// alu
module alu #(
    parameter INT_W  = 4,
    parameter FRAC_W = 6,
    parameter INST_W = 4,
    parameter DATA_W = INT_W + FRAC_W
)(
    input                     i_clk,
    input                     i_rst_n,
    input                     i_valid,
    input signed [DATA_W-1:0] i_data_a,
    input signed [DATA_W-1:0] i_data_b,
    input        [INST_W-1:0] i_inst,
    output                    o_valid,
    output       [DATA_W-1:0] o_data
);
Settings: LEC_CHECK=0, ABC_AREA=1, CAP_MARGIN=20, CORE_MARGIN=2, CORE_UTILIZATION=72, CTS_CLUSTER_DIAMETER=358, CTS_CLUSTER_SIZE=99, PLACE_DENSITY=0.42, SLEW_MARGIN=20; clock period 3.42 ns.
run.sh (not shown) runs the stock make flow with config.mk's settings and CLKGATE_MAP_FILE=.
The first run failed in clock tree synthesis on DPL-0038.
Change:
--- a/flow/config.mk
+++ b/flow/config.mk
@@ -8 +7,0 @@
-export ABC_AREA = 1
@@ -11,4 +10 @@
-export CORE_UTILIZATION = 72
-export CTS_CLUSTER_DIAMETER = 358
-export CTS_CLUSTER_SIZE = 99
-export PLACE_DENSITY = 0.42
+export CORE_UTILIZATION = 65
@@ -15,0 +12 @@
+export TNS_END_PERCENT = 35
==> flow/constraint.sdc (replaced) <==
create_clock -name core_clock -period 7.93 [get_ports {i_clk}]
set_input_delay 1.5860 -clock core_clock [delete_from_list [all_inputs] [get_ports {i_clk}]]
set_output_delay 1.5860 -clock core_clock [all_outputs]
set_load 0.01 [all_outputs]
What happened: This time the run ended with an error in global routing on GRT-0232. Area after synthesis falls by 7.6%. Synthesized cell count is lower by 26%. Die size rises by 2.3%.

---

Setup of job 1304:
alu again, from the RTL that the note above started with.
clock: 7.69 ns
lec_check: 0
cap_margin: 20
core_margin: 2
core_utilization: 70
cts_cluster_diameter: 327
cts_cluster_size: 56
setup_slack_margin: -0.75
slew_margin: 20
Status(job 1304) = ERROR, stage = global routing
Edits applied to the flow inputs when going from job 1304 to job 3377:
# job 1304
export LEC_CHECK = 0
export CAP_MARGIN = 20
export CORE_MARGIN = 2
export CORE_UTILIZATION = 70
export CTS_CLUSTER_DIAMETER = 327
export CTS_CLUSTER_SIZE = 56
export SETUP_SLACK_MARGIN = -0.75
export SLEW_MARGIN = 20
create_clock -name core_clock -period 7.69 [get_ports {i_clk}]
# job 3377
export LEC_CHECK = 0
export CAP_MARGIN = 20
export CORE_MARGIN = 2
export CORE_UTILIZATION = 27
export SLEW_MARGIN = 20
create_clock -name core_clock -period 10.5 [get_ports {i_clk}]
Job 1304 never completed, since it errored out during global routing.
Job 3377 completed every stage of the flow, and the final layout passed the timing, design-rule and antenna checks.
Higher site row count goes to job 3377 over job 1304.
Relative to job 1304, die boundary height has gone up in job 3377.
Xor and xnor fraction of the mapped netlist area came out exactly the same in job 3377 and job 1304.
Diff job 3377..job 1304 | yosys stat chip area | unchanged
Routability-driven placement congestion ratio (job 3377 / job 1304): 0.879
In the metrics for job 3377 and job 1304, the one carrying the higher area of the die is job 3377.
As of job 3377, horizontal die size had risen by more than half compared to job 1304.
Per the comparison of job 3377 with job 1304, top-level I/O count saw little to no change; final HPWL from detailed placement saw a decrease; initial core utilization saw a decrease; worst setup timing slack at the placement stage saw an increase.

---

Setup of build 42:
The RTL this note starts from:
==> flow/design.v <==
module alu #(
    parameter INT_W  = 4,
    parameter FRAC_W = 6,
    parameter INST_W = 4,
    parameter DATA_W = INT_W + FRAC_W
)(
    input                     i_clk,
    input                     i_rst_n,
    input                     i_valid,
    input signed [DATA_W-1:0] i_data_a,
    input signed [DATA_W-1:0] i_data_b,
    input        [INST_W-1:0] i_inst,
    output                    o_valid,
    output       [DATA_W-1:0] o_data
);  
reg [DATA_W-1:0] o_data_w, o_data_r;
reg              o_valid_w, o_valid_r;
assign o_valid = o_valid_r;
assign o_data = o_data_r;
reg [9:0] o_data_t;  
wire signed [10:0] sum_temp;
assign sum_temp = {i_data_a[9],i_data_a} + {i_data_b[9],i_data_b};
wire signed [10:0] sub_temp;
assign sub_temp = {i_data_a[9],i_data_a} - {i_data_b[9],i_data_b};
wire signed [19:0] mult_temp;
wire signed [20:0] mult_rnd;
wire signed [14:0] mult_r;
assign mult_temp = i_data_a * i_data_b;
assign mult_rnd = $signed({mult_temp[19],mult_temp}) + $signed(21'd32);  
assign mult_r = mult_rnd[20:6];
wire signed [20:0] i_data_f;
wire signed [20:0] o_data_f;
wire signed [14:0] mult_f;
assign i_data_f = {{5{o_data_r[9]}},o_data_r,6'b0};
assign o_data_f = i_data_f + $signed({mult_temp[19],mult_temp}) + $signed(21'd32);
assign mult_f = o_data_f[20:6];
wire signed [10:0] tanh_pos;
wire signed [10:0] tanh_neg;
assign tanh_pos = ({i_data_a[9],i_data_a} + $signed(11'd33)) >>> 1;
assign tanh_neg = ({i_data_a[9],i_data_a} - $signed(11'd31)) >>> 1;
always@(*)begin
    o_data_t = 10'd0;
    case(i_inst)
        4'd0:begin  
            if (sum_temp > $signed(11'd511)) o_data_t = 10'b0111_1111_11;
            else if (sum_temp < $signed(-11'sd512)) o_data_t = 10'b1000_0000_00;
            else o_data_t = sum_temp[9:0];
        end
        4'd1:begin  
            if (sub_temp > $signed(11'd511)) o_data_t = 10'b0111_1111_11;
            else if (sub_temp < $signed(-11'sd512)) o_data_t = 10'b1000_0000_00;
            else o_data_t = sub_temp[9:0];
        end
        4'd2:begin  
            if (mult_r > $signed(15'd511)) o_data_t = 10'b0111_1111_11;
            else if (mult_r < $signed(-15'sd512)) o_data_t = 10'b1000_0000_00;
            else o_data_t = mult_r[9:0];
        end
        4'd3:begin  
            if (mult_f > $signed(15'd511)) o_data_t = 10'b0111_1111_11;
            else if (mult_f < $signed(-15'sd512)) o_data_t = 10'b1000_0000_00;
            else o_data_t = mult_f[9:0];
        end
        4'd4:begin  
            if(!i_data_a[9])begin
                if(i_data_a >= 10'b0001_1000_00) o_data_t = 10'b0001_0000_00;
                else if(i_data_a >= 10'b0000_1000_00) o_data_t = tanh_pos[9:0];
                else o_data_t = i_data_a;
            end
            else begin
                if(i_data_a >= 10'b1111_100000) o_data_t = i_data_a;
                else if(i_data_a >= 10'b1110_1000_00) o_data_t = tanh_neg[9:0];
                else o_data_t = 10'b1111_0000_00;
            end
        end
        4'd5:begin  
            o_data_t = i_data_a | (~i_data_b);
        end
        4'd6:begin  
            casez(i_data_a)
            10'b1???_????_??: o_data_t = 10'd0;
            10'b01??_????_??: o_data_t = 10'd1;
            10'b001?_????_??: o_data_t = 10'd2;
            10'b0001_????_??: o_data_t = 10'd3;
            10'b0000_1???_??: o_data_t = 10'd4;
            10'b0000_01??_??: o_data_t = 10'd5;
            10'b0000_001?_??: o_data_t = 10'd6;
            10'b0000_0001_??: o_data_t = 10'd7;
            10'b0000_0000_1?: o_data_t = 10'd8;
            10'b0000_0000_01: o_data_t = 10'd9;
            10'd0: o_data_t = 10'd10;
            endcase
        end
        4'd7:begin  
            casez(i_data_a)
            10'd0: o_data_t = 10'd0;
            10'b????_????_?1: o_data_t = 10'd0;
            10'b????_????_10: o_data_t = 10'd1;
            10'b????_???1_00: o_data_t = 10'd2;
            10'b????_??10_00: o_data_t = 10'd3;
            10'b????_?100_00: o_data_t = 10'd4;
            10'b????_1000_00: o_data_t = 10'd5;
            10'b???1_0000_00: o_data_t = 10'd6;
            10'b??10_0000_00: o_data_t = 10'd7;
            10'b?100_0000_00: o_data_t = 10'd8;
            10'b1000_0000_00: o_data_t = 10'd9;
            endcase
        end
        4'd8:begin  
            o_data_t = i_data_a[9] + i_data_a[8] +i_data_a[7] +i_data_a[6] +i_data_a[5] +i_data_a[4] +i_data_a[3] +i_data_a[2] +i_data_a[1] +i_data_a[0];
        end
        4'd9:begin  
            if(i_data_b == 10'd0) o_data_t = i_data_a;
            else if(i_data_b == 10'd1) o_data_t = {i_data_a[8:0],i_data_a[9]};
            else if(i_data_b == 10'd2) o_data_t = {i_data_a[7:0],i_data_a[9:8]};
            else if(i_data_b == 10'd3) o_data_t = {i_data_a[6:0],i_data_a[9:7]};
            else if(i_data_b == 10'd4) o_data_t = {i_data_a[5:0],i_data_a[9:6]};
            else if(i_data_b == 10'd5) o_data_t = {i_data_a[4:0],i_data_a[9:5]};
            else if(i_data_b == 10'd6) o_data_t = {i_data_a[3:0],i_data_a[9:4]};
            else if(i_data_b == 10'd7) o_data_t = {i_data_a[2:0],i_data_a[9:3]};
            else if(i_data_b == 10'd8) o_data_t = {i_data_a[1:0],i_data_a[9:2]};
            else   o_data_t = {i_data_a[0],i_data_a[9:1]};
        end
    endcase
end
always@(*) begin
    o_data_w = o_data_t;
    o_valid_w = (i_valid == 1'b1)? 1'b1:1'b0;
end
always@(posedge i_clk or negedge i_rst_n) begin
    if (!i_rst_n) begin
        o_data_r <= 'b0;
        o_valid_r <= 'b0;
    end 
    else begin
        if (i_valid) o_data_r <= o_data_w;
        o_valid_r <= o_valid_w;
    end
end
endmodule
==> flow/config.mk <==
export PLATFORM = sky130hd
export DESIGN_NAME = alu
export DESIGN_NICKNAME = alu
export VERILOG_FILES = /design/flow/design.v
export SDC_FILE = /design/flow/constraint.sdc
export NUM_CORES = 4
export LEC_CHECK = 0
export ABC_AREA = 1
export CAP_MARGIN = 5
export CELL_PAD_IN_SITES_GLOBAL_PLACEMENT = 1
export CORE_ASPECT_RATIO = 0.87
export CORE_MARGIN = 4
export CORE_UTILIZATION = 40
export CTS_CLUSTER_SIZE = 33
export GPL_ROUTABILITY_DRIVEN = 1
export HOLD_SLACK_MARGIN = 0.23
export PLACE_DENSITY_LB_ADDON = 0.16
export SETUP_SLACK_MARGIN = 1.0
export SLEW_MARGIN = 20
export TNS_END_PERCENT = 100
==> flow/constraint.sdc <==
create_clock -name core_clock -period 17.5 [get_ports {i_clk}]
set_input_delay 3.5000 -clock core_clock [delete_from_list [all_inputs] [get_ports {i_clk}]]
set_output_delay 3.5000 -clock core_clock [all_outputs]
set_load 0.01 [all_outputs]
No stage failed in build 42, and the final checks on the layout all came back clean.
Modified inputs, build 87 compared to build 42
# build 42
export LEC_CHECK = 0
export ABC_AREA = 1
export CAP_MARGIN = 5
export CELL_PAD_IN_SITES_GLOBAL_PLACEMENT = 1
export CORE_ASPECT_RATIO = 0.87
export CORE_MARGIN = 4
export CORE_UTILIZATION = 40
export CTS_CLUSTER_SIZE = 33
export GPL_ROUTABILITY_DRIVEN = 1
export HOLD_SLACK_MARGIN = 0.23
export PLACE_DENSITY_LB_ADDON = 0.16
export SETUP_SLACK_MARGIN = 1.0
export SLEW_MARGIN = 20
export TNS_END_PERCENT = 100
create_clock -name core_clock -period 17.5 [get_ports {i_clk}]
# build 87
export LEC_CHECK = 0
export CAP_MARGIN = 20
export CORE_MARGIN = 2
export CORE_UTILIZATION = 40
export SLEW_MARGIN = 20
create_clock -name core_clock -period 10.5 [get_ports {i_clk}]
Results
The combinational share of cell area in build 87 was higher than what build 42 gave.
Taking build 42 over build 87, the detailed route wirelength on metal3 ratio works out to 0.78.
Build 87 against build 42: core box area shrank by 7.1%; synthesized netlist net count shows a reduction of 417.
Build 87: number of cells traversed by the worst register-to-register path is 7 lower than what build 42 reported.
Summary of build 87 over build 42: clock buffer count in the final layout saw a decrease, sequential cell area share saw little to no change, mux share of post-synthesis cell area saw an increase, critical path depth saw a decrease.
Changes in build 68 relative to build 87:
# build 87
export LEC_CHECK = 0
export CAP_MARGIN = 20
export CORE_MARGIN = 2
export CORE_UTILIZATION = 40
export SLEW_MARGIN = 20
create_clock -name core_clock -period 10.5 [get_ports {i_clk}]
# build 68
export LEC_CHECK = 0
export ABC_AREA = 1
export CAP_MARGIN = 20
export CELL_PAD_IN_SITES_GLOBAL_PLACEMENT = 1
export CORE_MARGIN = 2
export CORE_UTILIZATION = 40
export SLEW_MARGIN = 20
create_clock -name core_clock -period 17.5 [get_ports {i_clk}]
Findings:
Synthesis-to-layout area growth: build 68 vs build 87 down 3.9 points. Mean instance size in the synthesized netlist | build 68 below build 87. Build 68: post-synthesis instance total 417 above build 87. The sequential share of layout area on build 68 is in line with that on build 87. Build 68 against build 87: area after synthesis grew by 730 sq um, total length of routed wires about even. In build 68 relative to build 87, die boundary width had gone up by a few percent. Max full die area across build 87 and build 68: build 68.
Inputs modified between build 68 and build 85:
# build 68
export LEC_CHECK = 0
export ABC_AREA = 1
export CAP_MARGIN = 20
export CELL_PAD_IN_SITES_GLOBAL_PLACEMENT = 1
export CORE_MARGIN = 2
export CORE_UTILIZATION = 40
export SLEW_MARGIN = 20
create_clock -name core_clock -period 17.5 [get_ports {i_clk}]
# build 85
export LEC_CHECK = 0
export CAP_MARGIN = 20
export CORE_MARGIN = 2
export CORE_UTILIZATION = 66
export SLEW_MARGIN = 20
create_clock -name core_clock -period 9.77 [get_ports {i_clk}]
Notes after the runs:
Having completed the whole flow, build 85 delivered a layout that passed the timing, design-rule and antenna checks.
Build 85 vs build 68 — via density per instance rose 1.7.
Die width came out lower on build 85 than on build 68.
Per the comparison of build 85 with build 68, core utilization of the finished layout climbed 32 points, area fraction in full adders, half adders and majority gates higher.
Post-synthesis mux area share: higher on build 85
